==> job 7244 <==
// manager
module manager(
input clk,rst,rstk,sw,
input [0:0]next,
input [3:0]n,
input [2:0]mode,
input [9:0]moneyget,
input [9:0]timeget,
input swm,
input [0:0]nextt,
output reg[9:0]initial_money,
output reg [9:0]per_money,
output reg[9:0]num_of_park,
output reg[9:0]initial_vipmoney,
output reg [9:0]averagetime,
output reg[63:0]show
    );
Settings: LEC_CHECK=0, ABC_AREA=1, CAP_MARGIN=20, CORE_ASPECT_RATIO=0.6, CORE_MARGIN=3, CORE_UTILIZATION=40, SLEW_MARGIN=10, TNS_END_PERCENT=40; clock period 120.0 ns.
run.sh (not shown) runs the stock make flow with config.mk's settings and CLKGATE_MAP_FILE=.
==> job 4800: changes against job 7244 <==
- ABC_AREA: 1 -> default
- CELL_PAD_IN_SITES_GLOBAL_PLACEMENT: default -> 0
- CORE_ASPECT_RATIO: 0.6 -> default
- CORE_MARGIN: 3 -> 2
- CORE_UTILIZATION: 40 -> 68
- CTS_CLUSTER_DIAMETER: default -> 227
- GPL_ROUTABILITY_DRIVEN: default -> 1
- GPL_TIMING_DRIVEN: default -> 1
- MAX_ROUTING_LAYER: default -> met4
- MIN_ROUTING_LAYER: default -> met1
- SETUP_SLACK_MARGIN: default -> 2.35
- SLEW_MARGIN: 10 -> 20
- TNS_END_PERCENT: 40 -> default
==> flow/constraint.sdc (replaced) <==
create_clock -name core_clock -period 68.2 [get_ports {clk}]
set_input_delay 13.6400 -clock core_clock [delete_from_list [all_inputs] [get_ports {clk}]]
set_output_delay 13.6400 -clock core_clock [all_outputs]
set_load 0.01 [all_outputs]
==> job 607: changes against job 7244 <==
- ABC_AREA: 1 -> default
- CELL_PAD_IN_SITES_GLOBAL_PLACEMENT: default -> 2
- CORE_ASPECT_RATIO: 0.6 -> default
- CORE_MARGIN: 3 -> 2
- CORE_UTILIZATION: 40 -> 72
- CTS_CLUSTER_DIAMETER: default -> 227
- CTS_CLUSTER_SIZE: default -> 31
- GPL_ROUTABILITY_DRIVEN: default -> 0
- GPL_TIMING_DRIVEN: default -> 1
- MAX_ROUTING_LAYER: default -> met5
- MIN_ROUTING_LAYER: default -> met1
- PLACE_DENSITY: default -> 0.84
- SLEW_MARGIN: 10 -> 20
- TNS_END_PERCENT: 40 -> default
==> flow/constraint.sdc (replaced) <==
create_clock -name core_clock -period 109.0 [get_ports {clk}]
set_input_delay 21.8000 -clock core_clock [delete_from_list [all_inputs] [get_ports {clk}]]
set_output_delay 21.8000 -clock core_clock [all_outputs]
set_load 0.01 [all_outputs]
==> job 4064: changes against job 7244 <==
- CAP_MARGIN: 20 -> 15
- CELL_PAD_IN_SITES_GLOBAL_PLACEMENT: default -> 0
- CORE_ASPECT_RATIO: 0.6 -> default
- CORE_MARGIN: 3 -> 2
- CORE_UTILIZATION: 40 -> 70
- CTS_CLUSTER_DIAMETER: default -> 227
- GPL_ROUTABILITY_DRIVEN: default -> 1
- GPL_TIMING_DRIVEN: default -> 1
- MAX_ROUTING_LAYER: default -> met4
- MIN_ROUTING_LAYER: default -> met1
- SETUP_SLACK_MARGIN: default -> 2.35
- SLEW_MARGIN: 10 -> 20
- TNS_END_PERCENT: 40 -> default
==> flow/constraint.sdc (replaced) <==
create_clock -name core_clock -period 68.2 [get_ports {clk}]
set_input_delay 13.6400 -clock core_clock [delete_from_list [all_inputs] [get_ports {clk}]]
set_output_delay 13.6400 -clock core_clock [all_outputs]
set_load 0.01 [all_outputs]
==> impl_metrics.ini <==
; yosys + openroad results
[clock_tree]
cts_max_path_buffers = 3
cts_root_buf = clkbuf_16

[outcome]
status = finished clean

[grt]
met1_usage = 0.445

[timing]
rsz0062_at_grt = yes

[synthesis]
aoi_share = 0.178
The numbers above come from job 4064.

==> impl_metrics.ini <==
; yosys + openroad results
[route]
ant_nets = 0

[clock_tree]
clock-sinks = 293
cts_tree = done
cts_root_buf = clkbuf_16
cts_max_path_buffers = 3

[setup_path]
cp_top_family = AND-OR/OR-AND gates
crit_cells = 482

[grt]
met3_usage = 0.0289

[timing]
rsz0062_at_grt = no
hold_viol_final = 0

[synthesis]
aoi_share = 0.178

[outcome]
status = finished clean

[pwr]
The numbers above come from job 7244.

==> impl_metrics.ini <==
; generated from flow reports
[outcome]
status = did not finish
stop_stage = 3_1_place_gp_skip_io
error = [ERROR GPL-0301] Utilization 135.312 % exceeds 100%.

[die]
core_sq_um = 94600
die-height_um = 312

[synthesis]
synth_area_sq_um = 68400
aoi_share = 0.285
synth-edff-count = 108
ys.flop_type = dfxtp_1
area_leaders = ha_1, dfxtp_1, nor2_1, xnor2_1, a21oi_1
The numbers above come from job 607.

==> impl_metrics.ini <==
; yosys + openroad results
[finish]
fillCellCount = 5539

[route]
drt_wl_total_um = 266000
met2WireLength_um = 115000

[grt]
grt_antenna_before_repair = 16
met1_usage = 0.569
grt_use_total = 0.487

[setup_path]
worst_setup_path_end_kind = flop

[timing]
worst_slack_ns = -3.36
finalSetupViolations = 2

[synthesis]
aoi_share = 0.285

[outcome]
violatedChecks = negative setup slack
status = complete, but fails checks
The numbers above come from job 4800.


========
==> v6 <==
==> flow/design.v <==
`timescale 1ns / 1ps
module change(
input clk,
input [9:0] n,
output reg[7:0]s1,
output reg[7:0]s2,
output reg[7:0]s3
    );
parameter zero = 8'b11000000;  
parameter one = 8'b11111001;   
parameter two = 8'b10100100;   
parameter three = 8'b10110000; 
parameter four = 8'b10011001;  
parameter five = 8'b10010010;  
parameter six = 8'b10000010;   
parameter seven = 8'b11111000; 
parameter eight = 8'b10000000; 
parameter nine = 8'b10010000;  
always@(posedge clk)begin
    case(n/100)
         0: s1<=zero;
         1: s1<=one;
         2: s1<=two;
         3: s1<=three;
         4: s1<=four;
         5: s1<=five;
         6: s1<=six;
         7: s1<=seven;
         8: s1<=eight;
         9: s1<=nine;
    endcase
    case((n-(n/100)*100)/10)
         0: s2<=zero;
         1: s2<=one;
         2: s2<=two;
         3: s2<=three;
         4: s2<=four;
         5: s2<=five;
         6: s2<=six;
         7: s2<=seven;
         8: s2<=eight;
         9: s2<=nine;
    endcase
    case(n-(n/100)*100-((n-(n/100)*100)/10)*10)
         0: s3<=zero;
         1: s3<=one;
         2: s3<=two;
         3: s3<=three;
         4: s3<=four;
         5: s3<=five;
         6: s3<=six;
         7: s3<=seven;
         8: s3<=eight;
         9: s3<=nine;
        endcase
end
endmodule
`timescale 1ns / 1ps
module turn(
input clk,rst,sw,
input [0:0]next,
input [3:0]n,  
output [9:0] num, 
output reg signed [31:0] n1,
output reg signed [31:0] n2,
output reg signed [31:0] n3,
output reg[7:0] show1,
output reg[7:0]show2,
output reg[7:0]show3
    );
reg [2:0]state,next_state;
parameter zero = 8'b11000000;  
parameter one = 8'b11111001;   
parameter two = 8'b10100100;   
parameter three = 8'b10110000; 
parameter four = 8'b10011001;  
parameter five = 8'b10010010;  
parameter six = 8'b10000010;   
parameter seven = 8'b11111000; 
parameter eight = 8'b10000000; 
parameter nine = 8'b10010000;  
parameter none=8'b11110111;
parameter start=3'b000;
parameter bai=3'b000;
parameter shi=3'b010;
parameter ge=3'b011;
reg [0:0]o;
reg flag1;
reg flag2;
reg e;
always@(posedge clk)
 if(n==12)e<=1'b1;
 else e<=1'b0;
wire [0:0]flag_out;
assign flag_out = (!flag2) && flag1;
always@(posedge clk)begin
	if(rst==1)begin
		flag1 <= 1'b0;
		flag2 <= 1'b0;
	end
	else begin
		flag1 <= e;
		flag2 <= flag1 ;
	end
end
always@(posedge clk)
    if(rst)begin   
        state<=bai;
    end
    else
    if(flag_out&&sw)
              state<=next_state;
always@(posedge clk)
    if(rst) next_state<=bai;
    else
    if(sw)
    case(state)
        bai:
            next_state<=shi;
        shi:
            next_state<=ge;
        ge:
            next_state<=bai;
    endcase
assign
 num=100*n1+10*n2+n3;
always@(posedge clk)
        if(rst)
        begin 
                n1<=0;
                n2<=0;
                n3<=0;
        end
        else if(sw)begin
        case(state)
                    bai:if(n<=9)n1<=n;
                    shi:if(n<=9)n2<=n;
                    ge:if(n<=9)n3<=n;
                endcase
        end       
always@(posedge clk)
    if(rst)
    begin    
        show1<=none;
        show2<=none;
        show3<=none;
    end
    else if(sw)
    begin
        case(n1)
            0: show1<=zero;
            1: show1<=one;
            2: show1<=two;
            3: show1<=three;
            4: show1<=four;
            5: show1<=five;
            6: show1<=six;
            7: show1<=seven;
            8: show1<=eight;
            9: show1<=nine;
        endcase
        case(n2)
            0: show2<=zero;
            1: show2<=one;
            2: show2<=two;
            3: show2<=three;
            4: show2<=four;
            5: show2<=five;
            6: show2<=six;
            7: show2<=seven;
            8: show2<=eight;
            9: show2<=nine;
        endcase
        case(n3)
            0: show3<=zero;
            1: show3<=one;
            2: show3<=two;
            3: show3<=three;
            4: show3<=four;
            5: show3<=five;
            6: show3<=six;
            7: show3<=seven;
            8: show3<=eight;
            9: show3<=nine;
               endcase
    end  
endmodule
`timescale 1ns / 1ps
module manager(
input clk,rst,rstk,sw,
input [0:0]next,
input [3:0]n,
input [2:0]mode,
input [9:0]moneyget,
input [9:0]timeget,
input swm,
input [0:0]nextt,
output reg[9:0]initial_money,
output reg [9:0]per_money,
output reg[9:0]num_of_park,
output reg[9:0]initial_vipmoney,
output reg [9:0]averagetime,
output reg[63:0]show
    );  
    reg nextti;
integer sumofcar;
reg [9:0]totaltime; 
reg [9:0]totalmoney;  
parameter set=3'b000;   
parameter ok=3'b001; 
parameter fail=3'b010;
parameter simoney=3'b011; 
parameter spmoney=3'b100; 
parameter snopark=3'b101;
parameter svmoney=3'b110;
parameter satime=3'b111;
parameter set_initial_money=3'b001;  
parameter set_per_money=3'b010;  
parameter set_initial_vipmoney=3'b011;  
parameter empty_park=3'b100;  
parameter set_park=3'b101;  
parameter show_money=3'b110;   
parameter zero = 8'b11000000;  
parameter one = 8'b11111001;   
parameter two = 8'b10100100;   
parameter three = 8'b10110000;
parameter four = 8'b10011001;  
parameter five = 8'b10010010;  
parameter six = 8'b10000010;   
parameter seven = 8'b11111000; 
parameter eight = 8'b10000000; 
parameter nine = 8'b10010000;  
parameter _A = 8'b10001000;    
parameter _B = 8'b10000011;    
parameter _C = 8'b11000110;    
parameter _D = 8'b10100001;    
parameter _E = 8'b10000110;    
parameter _F = 8'b10001110;    
parameter _G = 8'b11000010;    
parameter _H = 8'b10001001;    
parameter _I = 8'b11110000;    
parameter _J = 8'b11110001;    
parameter _K = 8'b10001010;    
parameter _L = 8'b11000111;    
parameter _M = 8'b11001000;    
parameter _N = 8'b10101011;    
parameter _O = 8'b10100011;    
parameter _P = 8'b10001100;    
parameter _Q = 8'b10011000;    
parameter _R = 8'b11001110;    
parameter _S = 8'b10110110;    
parameter _T = 8'b10000111;    
parameter _U = 8'b11000001;    
parameter _V = 8'b11100011;   
parameter _W = 8'b10000001;    
parameter _X = 8'b10011011;    
parameter _Y = 8'b10010001;    
parameter _Z = 8'b10100101;    
reg swt;
wire [9:0]num;
wire [3:0]n1t;
wire [3:0]n2t;
wire [3:0]n3t;
wire [7:0]show1t;
wire [7:0]show2t;
wire [7:0]show3t;
reg [2:0]state;
reg [2:0]next_state;
wire[7:0]im1;
wire[7:0]im2;
wire[7:0]im3;
wire[7:0]pm1;
wire[7:0]pm2;
wire[7:0]pm3;
wire[7:0]vim1;
wire[7:0]vim2;
wire[7:0]vim3;
wire[7:0]np1;
wire[7:0]np2;
wire[7:0]np3;
wire[7:0]at1;
wire[7:0]at2;
wire[7:0]at3;
turn t(.clk(clk),.rst(rstk),.sw(swt),.next(nextt),.n(n),.num(num),.n1(n1t),.n2(n2t),.n3(n3t),.show1(show1t),.show2(show2t),.show3(show3t));
change im(.clk(clk),.n(initial_money),.s1(im1),.s2(im2),.s3(im3));
change pm(.clk(clk),.n(per_money),.s1(pm1),.s2(pm2),.s3(pm3));
change vim(.clk(clk),.n(initial_vipmoney),.s1(vim1),.s2(vim2),.s3(vim3));
change np(.clk(clk),.n(num_of_park),.s1(np1),.s2(np2),.s3(np3));
change at(.clk(clk),.n(averagetime),.s1(at1),.s2(at2),.s3(at3));
reg e;
reg flag1;
reg flag2;
wire [0:0]flag_out;
always@(posedge clk)
 if(n==10)e<=1'b1;
 else e<=1'b0;
assign flag_out = (!flag2) && flag1;
always@(posedge clk)begin
	if(rst==1)begin
		flag1 <= 1'b0;
		flag2 <= 1'b0;
	end
	else begin
		flag1 <= e;
		flag2 <= flag1 ;
	end
end
reg flag11;
reg flag22;
wire [0:0]flag_out1;
assign flag_out1 = (!flag22) && flag11;
always@(posedge clk)begin
	if(rst==1)begin
		flag11 <= 1'b0;
		flag22 <= 1'b0;
	end
	else begin
		flag11 <= next;
		flag22 <= flag11 ;
	end
end
always@(posedge clk)    
      if(rst)
         begin
       if(mode==show_money)
            begin
               state<=simoney;
            end
            else begin 
              state<=set;
            end
       end
      else begin
         if(flag_out)begin
            state<=next_state;          
         end
      end
always@(posedge clk)
  if(rst)begin
  initial_money<=9;
          per_money<=5;        
          initial_vipmoney<=8;
          swt<=1'b1;
          num_of_park<=8;
          show<={8'b11111111,_M,_A,_N,_A,_G,_E,_R};    
end
  else 
  if(sw)begin    if(state==ok||state==fail)begin case(state)
   ok:
                                               show<={8'b11111111,_S,_U,_C,_C,_E,_S,_S};
                                           fail:
                                               show<={24'b11111111_11111111_11111111,_E,_R,_R,_O,_R};
                                               endcase
  end
  else if(sw)
                     case(mode)
                         set_initial_money:begin
                             show<={one,32'b11111111_11111111_11111111_11111111,show1t,show2t,show3t};
                             if(next&&num<20)
                             initial_money<=num;
                         end
                         set_per_money:begin
                             show<={two,32'b11111111_11111111_11111111_11111111,show1t,show2t,show3t}; 
                             if(next&&num<20)
                             per_money<=num;
                         end  
                         set_initial_vipmoney:begin
                             show<={three,32'b11111111_11111111_11111111_11111111,show1t,show2t,show3t}; 
                             if(next&&num<20)
                             initial_vipmoney<=num;
                         end
                         empty_park:
                             show<={four,16'b11111111_11111111,_E,_M,_P,_T,_Y}; 
                         set_park:begin
                             show<={five,32'b11111111_11111111_11111111_11111111,show1t,show2t,show3t};
                             if(next&&num<20)
                             num_of_park<=num;
                             end
                         show_money:
                               case(state)
                                          simoney:
                                              show<={one,one,one,16'b11111111_11111111,im1,im2,im3};
                                          spmoney:
                                              show<={two,two,two,16'b11111111_11111111,pm1,pm2,pm3}; 
                                          snopark:
                                              show<={three,three,three,16'b11111111_11111111,np1,np2,np3};
                                          svmoney:
                                              show<={four,four,four,16'b11111111_11111111,vim1,vim2,vim3};
                                          satime: 
                                              show<={seven,seven,seven,16'b11111111_11111111,at1,at2,at3};
                                          default:
                                          show<={one,one,one,16'b11111111_11111111,im1,im2,im3};
                                              endcase
                     endcase    
end
always@(posedge clk)      
    if(rst) next_state<=set;
    else
    begin
                   if(state==ok||state==fail)begin
                   next_state<=set;
                   end
                   else
                        case(mode)
                            set_initial_money:
                             if(num<20)
                                   next_state<=ok;
                                   else  next_state<=fail;
                            set_per_money:
                          if(num<20)
                                   next_state<=ok;
                              else  next_state<=fail;
                            set_initial_vipmoney:
                              if(num<20)
                                   next_state<=ok;
                                   else  next_state<=fail;
                            set_park:
                              if(num<20)
                                   next_state<=ok;
                                 else  next_state<=fail;
                            empty_park:
                                 next_state<=ok;
                            show_money:
                            case(state)
                            simoney:
                                 next_state<=spmoney;
                            spmoney:
                                 next_state<=snopark;
                            snopark:
                                 next_state<=svmoney;
                            svmoney:
                                 next_state<=satime;
                            default:
                                 next_state<= simoney;
                             endcase
                        endcase
                    end
always@(posedge clk)
  if(rst)begin
      totaltime<=0;
      totalmoney<=0;
      sumofcar<=0;
      averagetime<=0;
  end
  else if(swm)begin
      totaltime<=totaltime+timeget;
      totalmoney<=totalmoney+moneyget;
      sumofcar<=sumofcar+1;
      averagetime<=(sumofcar==0) ? 10'd0 : totaltime/sumofcar;
  end
endmodule
==> flow/run.sh <==
#!/bin/bash
# the make line also repeats each setting of config.mk as NAME=value (left out here)
make -C /OpenROAD-flow-scripts/flow DESIGN_CONFIG=/design/flow/config.mk WORK_HOME=/design/flow/orfs CLKGATE_MAP_FILE= finish
==> flow/config.mk <==
export PLATFORM = sky130hd
export DESIGN_NAME = manager
export DESIGN_NICKNAME = manager
export VERILOG_FILES = /design/flow/design.v
export SDC_FILE = /design/flow/constraint.sdc
export NUM_CORES = 4
export LEC_CHECK = 0
export ABC_AREA = 1
export CAP_MARGIN = 20
export CORE_MARGIN = 2
export CORE_UTILIZATION = 72
export CTS_CLUSTER_DIAMETER = 167
export CTS_CLUSTER_SIZE = 96
export PLACE_DENSITY = 0.38
export SLEW_MARGIN = 20
export TNS_END_PERCENT = 10
==> flow/constraint.sdc <==
create_clock -name core_clock -period 52.9 [get_ports {clk}]
set_input_delay 10.5800 -clock core_clock [delete_from_list [all_inputs] [get_ports {clk}]]
set_output_delay 10.5800 -clock core_clock [all_outputs]
set_load 0.01 [all_outputs]
==> v16: changes against v6 <==
--- a/flow/config.mk
+++ b/flow/config.mk
@@ -8,9 +8,6 @@
 export ABC_AREA = 1
 export CAP_MARGIN = 20
 export CORE_MARGIN = 2
-export CORE_UTILIZATION = 72
-export CTS_CLUSTER_DIAMETER = 167
-export CTS_CLUSTER_SIZE = 96
-export PLACE_DENSITY = 0.38
+export CORE_UTILIZATION = 67
+export PLACE_DENSITY = 0.37
 export SLEW_MARGIN = 20
-export TNS_END_PERCENT = 10
==> flow/constraint.sdc (replaced) <==
create_clock -name core_clock -period 138.0 [get_ports {clk}]
set_input_delay 27.6000 -clock core_clock [delete_from_list [all_inputs] [get_ports {clk}]]
set_output_delay 27.6000 -clock core_clock [all_outputs]
set_load 0.01 [all_outputs]
==> results <==
metric	v16	v6
Run status	no timing/DRC/antenna violations	did not finish
Stage where the flow stopped	-	5_1_grt
Total setup buffers inserted after CTS	0	116
Area after detailed placement	69000 µm²	82700 µm²
Maximum level of the CTS H-tree	2	1
Count of input and output buffers	127	127
Worst setup slack after placement	54.99 ns	-13.52 ns
Effective utilization at floorplan	67.5%	72.5%
Placeable core region	98100 µm²	91400 µm²
Count of instances resized after the clock tree is built	0	287
Final HPWL DP	147000 µm	181000 µm
Weighted congestion at the end of routability-driven global placement	0.979	0.995
Cell count after placement	11800	13400
Floorplan die area	101000 µm²	94400 µm²
Number of top-level pins	148	148
Floorplan die height	318 µm	307 µm
#FFs+latches synth	293	293
Die Wd	318 µm	307 µm
CTS Buf Count	34	9
FP Rows	115	111
